==> inputs of lagoon <==
==> flow/design.v (excerpt) <==
module cpu(clock, reset, instruction, read_data, memory_control, PC, ALU_result, write_data);
    input clock;
    input reset;
    input [31:0] instruction;
    input [31:0] read_data;
    output [3:0] memory_control;
    output [31:0] PC;
    output [31:0] ALU_result;
    output [31:0] write_data;
    wire [1:0] PC_select;
    wire ALU_select; 
    wire reg_write;
    wire jump;
    wire zero;
    wire [2:0] result_select;
    wire [3:0] ALU_control;
    controller controller
    (
        instruction[6:0],        
        instruction[14:12],      
        instruction[30],         
        zero,                    
        result_select,           
        memory_control,          
        PC_select,               
        ALU_select,              
        reg_write,               
        jump,                    
        ALU_control              
    );
    datapath datapath
    (
        clock,                   
        reset,                   
        result_select,           
        PC_select,               
        ALU_select,              
        reg_write,               
        ALU_control,             
        instruction,             
        read_data,               
        zero,                    
        PC,                      
        ALU_result,              
        write_data               
    );
endmodule
make LEC_CHECK=0 ABC_AREA=1 CAP_MARGIN=35 CELL_PAD_IN_SITES_DETAIL_PLACEMENT=1 CORE_ASPECT_RATIO=1.46 CORE_MARGIN=2 CORE_UTILIZATION=45 CTS_CLUSTER_SIZE=29 GPL_TIMING_DRIVEN=1 MAX_ROUTING_LAYER=met4 PLACE_DENSITY_LB_ADDON=0.28 SLEW_MARGIN=15 TNS_END_PERCENT=15 finish   # period 6.09 ns
run.sh (not shown) runs the stock make flow with config.mk's settings and CLKGATE_MAP_FILE=.
==> ember: changes against lagoon <==
==> flow/config.mk (replaced) <==
export PLATFORM = sky130hd
export DESIGN_NAME = cpu
export DESIGN_NICKNAME = cpu
export VERILOG_FILES = /design/flow/design.v
export SDC_FILE = /design/flow/constraint.sdc
export NUM_CORES = 4
export LEC_CHECK = 0
export CAP_MARGIN = 20
export CORE_MARGIN = 2
export CORE_UTILIZATION = 57
export CTS_CLUSTER_SIZE = 50
export SLEW_MARGIN = 20
==> flow/constraint.sdc (replaced) <==
create_clock -name core_clock -period 6.34 [get_ports {clock}]
set_input_delay 1.2680 -clock core_clock [delete_from_list [all_inputs] [get_ports {clock}]]
set_output_delay 1.2680 -clock core_clock [all_outputs]
set_load 0.01 [all_outputs]
==> zinc: changes against lagoon <==
==> flow/config.mk (replaced) <==
export PLATFORM = sky130hd
export DESIGN_NAME = cpu
export DESIGN_NICKNAME = cpu
export VERILOG_FILES = /design/flow/design.v
export SDC_FILE = /design/flow/constraint.sdc
export NUM_CORES = 4
export LEC_CHECK = 0
export CAP_MARGIN = 20
export CORE_MARGIN = 2
export CORE_UTILIZATION = 40
export SLEW_MARGIN = 20
==> flow/constraint.sdc (replaced) <==
create_clock -name core_clock -period 11.0 [get_ports {clock}]
set_input_delay 2.2000 -clock core_clock [delete_from_list [all_inputs] [get_ports {clock}]]
set_output_delay 2.2000 -clock core_clock [all_outputs]
set_load 0.01 [all_outputs]
==> willow: changes against lagoon <==
==> flow/config.mk (replaced) <==
export PLATFORM = sky130hd
export DESIGN_NAME = cpu
export DESIGN_NICKNAME = cpu
export VERILOG_FILES = /design/flow/design.v
export SDC_FILE = /design/flow/constraint.sdc
export NUM_CORES = 4
export LEC_CHECK = 0
export CAP_MARGIN = 20
export CORE_MARGIN = 2
export CORE_UTILIZATION = 57
export SETUP_SLACK_MARGIN = 1.48
export SLEW_MARGIN = 20
==> flow/constraint.sdc (replaced) <==
create_clock -name core_clock -period 6.61 [get_ports {clock}]
set_input_delay 1.3220 -clock core_clock [delete_from_list [all_inputs] [get_ports {clock}]]
set_output_delay 1.3220 -clock core_clock [all_outputs]
set_load 0.01 [all_outputs]
==> results.txt <==
Post-synth seq share - 48.8%
Adder-cell share of the synthesized area - 2.65%
Status - stopped before the end
Core area - 143000 um2
Halt Stage - 5_1_grt
Post-synth area from yosys stat - 64700 um2
Mux cell area share - 0.294%
Synth top cell by count - nor2_1
Cell area leaders - edfxtp_1 48%, o21ai_0 8.1%, nor2_1 7.2%, nand2_1 7.0%, nand3_1 6.8%
Placed Cells - 10646
Error message - [ERROR GRT-0228] Horizontal edge usage exceeds the maximum allowed. (17, 58) usage=65535 limit=3000
Top logic family - simple AND/OR/NAND/NOR gates
DP Area - 79300 um2
# the run above: lagoon

==> results.txt <==
Post-synth area from yosys stat - 62900 um2
Status - finished with violations
Adder-cell share of the synthesized area - 2.72%
Synth top cell by count - edfxtp_1
Setup Viol. Count Final - 136
Cell area leaders - edfxtp_1 49%, mux4_2 19%, mux2i_1 2.8%, ha_1 2.6%, a21oi_1 1.9%
Post-synth seq share - 50.1%
Mux cell area share - 23.0%
Worst setup margin - -1.26 ns
Top logic family - multiplexers
SO Viols - setup timing
# the run above: willow

==> results.txt <==
Status - no timing/DRC/antenna violations
Worst EP arrival - 8.58 ns
Setup slack, reg-to-reg - 2.38 ns
Vias per cell - 6.76
Comb pwr - 3540 uW
Area Overhead vs Synth - 17.1%
Adder-cell share of the synthesized area - 2.72%
DRC - 0
Buffers excl. clock - 661
Synth area leader - edfxtp_1
Peak supply drop - 113 uV
Post-synth seq share - 50.1%
Synth top cell by count - edfxtp_1
Mux cell area share - 23.0%
CP startpoint kind - primary input
Top logic family - multiplexers
Core area - 156000 um2
Total wire length - 266000 um
Place WS - -0.140 ns
# the run above: zinc

==> results.txt <==
Post-synth seq share - 50.1%
Mux cell area share - 23.0%
Worst setup margin - -1.91 ns
Setup Viol. Count Final - 480
Core area - 109000 um2
Status - finished with violations
Cell area leaders - edfxtp_1 49%, mux4_2 19%, mux2i_1 2.8%, ha_1 2.6%, a21oi_1 1.9%
Placed Cells - 7019
SO Viols - setup timing
Synth top cell by count - edfxtp_1
Ports - 166
Post-synth area from yosys stat - 62900 um2
Top logic family - multiplexers
# the run above: ember



==> job 1444 <==
==> flow/design.v <==
module flopr(clock, reset, d, q);
    parameter WIDTH = 8;
    input clock; 
    input reset;
    input [WIDTH-1:0] d; 
    output reg [WIDTH-1:0] q;   
    always @(posedge clock, posedge reset)
        if (reset)
            q <= 0;
        else 
            q <= d;
endmodule
module adder(a, b, sum);
    input [31:0] a;
    input [31:0] b;
    output [31:0] sum;
    assign sum = a + b;
endmodule
module mux2(d0, d1, s, y);
    parameter WIDTH = 8;
    input [WIDTH-1:0] d0; 
    input [WIDTH-1:0] d1;
    input s;
    output [WIDTH-1:0] y;
    assign y = s ? d1 : d0;
endmodule
module mux3(d0, d1, d2, s, y);
    parameter WIDTH = 8;
    input [WIDTH-1:0] d0; 
    input [WIDTH-1:0] d1;
    input [WIDTH-1:0] d2;
    input [1:0] s;
    output [WIDTH-1:0] y;
    assign y = s[1] ? d2 : (s[0] ? d1 : d0);
endmodule
module mux8(d0, d1, d2, d3, d4, d5, d6, d7, s, y);
    parameter WIDTH = 8;
    input [WIDTH-1:0] d0;
    input [WIDTH-1:0] d1;
    input [WIDTH-1:0] d2;
    input [WIDTH-1:0] d3;
    input [WIDTH-1:0] d4;
    input [WIDTH-1:0] d5;
    input [WIDTH-1:0] d6;
    input [WIDTH-1:0] d7;
    input [2:0] s;
    output reg [WIDTH-1:0] y;
    always @*
        begin
            case(s)
                3'b000: y = d0;
                3'b001: y = d1;
                3'b010: y = d2;
                3'b011: y = d3;
                3'b100: y = d4;
                3'b101: y = d5;
                3'b110: y = d6;
                3'b111: y = d7;
                default: y = d0;
            endcase
        end
endmodule
module regfile(clock, write_enable, address_read_1, address_read_2, address_write, write_data, read_data_1, read_data_2);
    input clock;
    input write_enable;
    input [4:0] address_read_1;
    input [4:0] address_read_2;
    input [4:0] address_write;
    input [31:0] write_data;
    output [31:0] read_data_1;
    output [31:0] read_data_2;
    reg [31:0] registers[31:0];
    always @(posedge clock)
        begin
            if (write_enable) 
                registers[address_write] <= write_data;
        end
    assign read_data_1 = (address_read_1 != 0) ? registers[address_read_1] : 0;  
    assign read_data_2 = (address_read_2 != 0) ? registers[address_read_2] : 0;  
endmodule
module generate_immediate(instruction, immediate);
    input [31:0] instruction;
    output reg [31:0] immediate;
    always @*
        begin
            case(instruction[6:0])
                7'b0000011,                                                                                                      
                7'b0010011,                                                                                                      
                7'b1100111: immediate = {{20{instruction[31]}}, instruction[31:20]};                                             
                7'b0100011: immediate = {{20{instruction[31]}}, instruction[31:25], instruction[11:7]};                          
                7'b1100011: immediate = {{20{instruction[31]}}, instruction[7], instruction[30:25],  instruction[11:8], 1'b0};   
                7'b1101111: immediate = {{12{instruction[31]}}, instruction[19:12], instruction[20], instruction[30:21], 1'b0};  
                7'b0110111,                                                                                                      
                7'b0010111: immediate = {instruction[31:12], 12'b0};                                                             
                default: immediate = 32'bx;  
            endcase
        end
endmodule
module alu(src_A, src_B, ALU_control, ALU_result, zero);
    input [31:0] src_A;
    input [31:0] src_B;
    input [3:0] ALU_control;
    output reg [31:0] ALU_result;
    output zero;
    always @*
        case(ALU_control)
            4'b0000: ALU_result <= src_A + src_B;  
            4'b0001: ALU_result <= src_A - src_B;  
            4'b0010: ALU_result <= src_A & src_B;  
            4'b0011: ALU_result <= src_A | src_B;  
            4'b0100: ALU_result <= src_A ^ src_B;  
            4'b0101: ALU_result <= ($signed(src_A) < $signed(src_B)) ? 1 : 0;  
            4'b0110: ALU_result <= ($unsigned(src_A) < $unsigned(src_B)) ? 1 : 0;  
            4'b0111: ALU_result <= $signed(src_A) >>> src_B[4:0];  
            4'b1000: ALU_result <= $signed(src_A) >> src_B[4:0];  
            4'b1001: ALU_result <= $signed(src_A) << src_B[4:0];  
            default: ALU_result <= 32'd0;  
        endcase
    assign zero = (ALU_result == 0) ? 1 : 0;  
endmodule
module select_read(funct3, read_data_in, read_data_out);
    input [2:0] funct3;
    input [31:0] read_data_in;
    output reg [31:0] read_data_out;
    always @*
        begin
            case(funct3)
                3'b000: read_data_out = {{24{read_data_in[7]}}, read_data_in[7:0]};      
                3'b001: read_data_out = {{16{read_data_in[15]}}, read_data_in[15:0]};    
                3'b010: read_data_out = read_data_in;                                    
                3'b100: read_data_out = {24'b0, read_data_in[7:0]};                      
                3'b101: read_data_out = {16'b0, read_data_in[15:0]};                     
                default: read_data_out = 32'bx;  
            endcase
        end
endmodule
module main_decoder(opcode, funct3, reg_write, ALU_select, memory_control, result_select, branch, ALU_op, jump);
    input [6:0] opcode;
    input [2:0] funct3;
    output reg_write;
    output ALU_select;
    output [3:0] memory_control;
    output [2:0] result_select;
    output branch;
    output [1:0] ALU_op;
    output jump;
    reg [12:0] controls;
    assign {reg_write, ALU_select, memory_control, result_select, branch, ALU_op, jump} = controls;   
    always @*
        case(opcode)      
            7'b0000011:                                          
                case(funct3)
                    3'b000: controls = 13'b1_1_0010_001_0_00_0;      
                    3'b001: controls = 13'b1_1_0100_001_0_00_0;      
                    3'b010: controls = 13'b1_1_0000_001_0_00_0;      
                    3'b100: controls = 13'b1_1_1010_001_0_00_0;      
                    3'b101: controls = 13'b1_1_1100_001_0_00_0;      
                    default: controls = 13'bx_x_x_xxxx_xxx_xx_x;     
                endcase
            7'b0100011:
                case(funct3)
                    3'b000: controls = 13'b0_1_0011_000_0_00_0;      
                    3'b001: controls = 13'b0_1_0101_000_0_00_0;      
                    3'b010: controls = 13'b0_1_0001_000_0_00_0;      
                    default: controls = 13'bx_x_x_xxxx_xxx_xx_x;     
                endcase
            7'b0110011: controls = 13'b1_0_0000_000_0_10_0;          
            7'b0010111: controls = 13'b1_0_0000_100_0_00_0;          
            7'b0110111: controls = 13'b1_0_0000_011_0_00_0;          
            7'b1100011: controls = 13'b0_0_0000_000_1_01_0;          
            7'b0010011: controls = 13'b1_1_0000_000_0_10_0;          
            7'b1100111: controls = 13'b1_1_0000_010_0_00_1;          
            7'b1101111: controls = 13'b1_0_0000_010_0_00_1;          
            default:    controls = 13'bx_x_xxxx_xxx_x_xx_x;          
        endcase
endmodule
module alu_decoder(opcode_b5, funct3, funct7b5, ALU_op, ALU_control);
    input opcode_b5;
    input [2:0] funct3;
    input funct7b5;
    input [1:0] ALU_op;
    output reg [3:0] ALU_control;
    wire R_type_subtract;
    wire shift_arithemetic;
    assign R_type_subtract = funct7b5 & opcode_b5;  
    assign shift_arithemetic = funct7b5;  
    always @*
        case(ALU_op)
            2'b00: ALU_control = 3'b000;  
            2'b01:
                case(funct3)
                    3'b000: ALU_control = 4'b0001;  
                    3'b001: ALU_control = 4'b0001;  
                    3'b100: ALU_control = 4'b0101;  
                    3'b101: ALU_control = 4'b0101;  
                    3'b110: ALU_control = 4'b0110;  
                    3'b111: ALU_control = 4'b0110;  
                    default: ALU_control = 4'bxxxx;  
                endcase
            default:
                case(funct3)  
                    3'b000: 
                        begin
                            if (R_type_subtract)
                                ALU_control = 3'b001;  
                            else
                                ALU_control = 3'b000;  
                        end
                    3'b001: ALU_control = 4'b1001;  
                    3'b010: ALU_control = 4'b0101;  
                    3'b011: ALU_control = 4'b0110;  
                    3'b100: ALU_control = 4'b0100;  
                    3'b101:
                        begin
                            if(shift_arithemetic)
                                ALU_control = 4'b0111;  
                            else
                                ALU_control = 4'b1000;  
                        end
                    3'b110: ALU_control = 4'b0011;  
                    3'b111: ALU_control = 4'b0010;  
                    default: ALU_control = 4'bxxxx;  
                endcase
        endcase
endmodule
module controller(opcode, funct3, funct7b5, zero, result_select, memory_control, PC_select, ALU_select, reg_write, jump, ALU_control);
    input [6:0] opcode;
    input [2:0] funct3;  
    input funct7b5;
    input zero;
    output [2:0] result_select;
    output [3:0] memory_control;
    output reg [1:0] PC_select;
    output ALU_select;
    output reg_write;
    output jump;
    output [3:0] ALU_control;
    wire [1:0] ALU_op;
    wire branch;
    main_decoder main_decoder
    (
        opcode,              
        funct3,              
        reg_write,           
        ALU_select,          
        memory_control,      
        result_select,       
        branch,              
        ALU_op,              
        jump                 
    );
    alu_decoder alu_decoder
    (
        opcode[5],       
        funct3,          
        funct7b5,        
        ALU_op,          
        ALU_control      
    );
    always @*
        if(jump)
            case(opcode[3])
                1'b0: PC_select = 2'b10;             
                1'b1: PC_select = 2'b01;             
                default: PC_select = 2'b01;
            endcase
        else
            case(funct3)
                3'b000: PC_select = branch & zero;    
                3'b001: PC_select = branch & ~zero;   
                3'b100: PC_select = branch & ~zero;   
                3'b101: PC_select = branch & zero;    
                3'b110: PC_select = branch & ~zero;   
                3'b111: PC_select = branch & zero;    
                default: PC_select = 2'b00;
            endcase           
endmodule
module datapath(clock, reset, result_select, PC_select, ALU_select, reg_write, ALU_control, instruction, read_data, zero, PC, ALU_result, write_data);
    input clock;
    input reset;
    input [2:0] result_select;
    input [1:0] PC_select;
    input ALU_select;
    input reg_write;
    input [3:0] ALU_control;
    input [31:0] instruction;
    input [31:0] read_data;
    output zero;
    output [31:0] PC;
    output [31:0] ALU_result;
    output [31:0] write_data;
    wire [31:0] PC_next;
    wire [31:0] PC_plus4;
    wire [31:0] PC_target;
    wire [31:0] immediate;
    wire [31:0] src_A;
    wire [31:0] src_B;
    wire [31:0] read_data_out;
    wire [31:0] result;
    flopr #(32) pc_reg(clock, reset, PC_next, PC);
    adder pc_add4(PC, 32'd4, PC_plus4);
    adder pc_addbranch(PC, immediate, PC_target);
    mux3 #(32) pc_mux(PC_plus4, PC_target, ALU_result, PC_select, PC_next);
    regfile regfile(clock, reg_write, instruction[19:15], instruction[24:20], instruction[11:7], result, src_A, write_data);
    generate_immediate generate_immediate(instruction, immediate);
    mux2 #(32) src_B_mux(write_data, immediate, ALU_select, src_B);
    alu alu(src_A, src_B, ALU_control, ALU_result, zero);
    select_read select_read(instruction[14:12], read_data, read_data_out);
    mux8 #(32) result_mux(ALU_result, read_data_out, PC_plus4, immediate, PC_target, 32'hxxxxxxxx, 32'hxxxxxxxx, 32'hxxxxxxxx, result_select, result);
endmodule
module cpu(clock, reset, instruction, read_data, memory_control, PC, ALU_result, write_data);
    input clock;
    input reset;
    input [31:0] instruction;
    input [31:0] read_data;
    output [3:0] memory_control;
    output [31:0] PC;
    output [31:0] ALU_result;
    output [31:0] write_data;
    wire [1:0] PC_select;
    wire ALU_select; 
    wire reg_write;
    wire jump;
    wire zero;
    wire [2:0] result_select;
    wire [3:0] ALU_control;
    controller controller
    (
        instruction[6:0],        
        instruction[14:12],      
        instruction[30],         
        zero,                    
        result_select,           
        memory_control,          
        PC_select,               
        ALU_select,              
        reg_write,               
        jump,                    
        ALU_control              
    );
    datapath datapath
    (
        clock,                   
        reset,                   
        result_select,           
        PC_select,               
        ALU_select,              
        reg_write,               
        ALU_control,             
        instruction,             
        read_data,               
        zero,                    
        PC,                      
        ALU_result,              
        write_data               
    );
endmodule
==> flow/run.sh <==
#!/bin/bash
# the make line also repeats each setting of config.mk as NAME=value (left out here)
make -C /OpenROAD-flow-scripts/flow DESIGN_CONFIG=/design/flow/config.mk WORK_HOME=/design/flow/orfs CLKGATE_MAP_FILE= finish
==> flow/config.mk <==
export PLATFORM = sky130hd
export DESIGN_NAME = cpu
export DESIGN_NICKNAME = cpu
export VERILOG_FILES = /design/flow/design.v
export SDC_FILE = /design/flow/constraint.sdc
export NUM_CORES = 4
export LEC_CHECK = 0
export CAP_MARGIN = 20
export CORE_MARGIN = 2
export CORE_UTILIZATION = 62
export CTS_CLUSTER_SIZE = 98
export SETUP_SLACK_MARGIN = 0.97
export SLEW_MARGIN = 20
==> flow/constraint.sdc <==
create_clock -name core_clock -period 3.34 [get_ports {clock}]
set_input_delay 0.6680 -clock core_clock [delete_from_list [all_inputs] [get_ports {clock}]]
set_output_delay 0.6680 -clock core_clock [all_outputs]
set_load 0.01 [all_outputs]
==> job 9490 (differences from job 1444) <==
- CAP_MARGIN: 20 -> 0
- CELL_PAD_IN_SITES_DETAIL_PLACEMENT: not set -> 0
- CORE_UTILIZATION: 62 -> 72
- CTS_CLUSTER_DIAMETER: not set -> 394
- CTS_CLUSTER_SIZE: 98 -> 29
- GPL_TIMING_DRIVEN: not set -> 1
- MAX_ROUTING_LAYER: not set -> met4
- PLACE_DENSITY: not set -> 0.35
- SETUP_SLACK_MARGIN: 0.97 -> 1.56
- SLEW_MARGIN: 20 -> 15
- TNS_END_PERCENT: not set -> 15
==> flow/constraint.sdc (replaced) <==
create_clock -name core_clock -period 5.29 [get_ports {clock}]
set_input_delay 1.0580 -clock core_clock [delete_from_list [all_inputs] [get_ports {clock}]]
set_output_delay 1.0580 -clock core_clock [all_outputs]
set_load 0.01 [all_outputs]
==> results <==
Job 9490 died in global routing with GRT-0116. Job 1444 stopped in global routing, error GRT-0232.
In area after synthesis, job 9490 and job 1444 do not differ.
Between job 1444 and job 9490, the lower die area is in job 9490 (gap 16%, measured against job 9490).
Synthesized cell count is the same in job 1444 and job 9490.
Power is estimated from default activity; no workload was simulated.
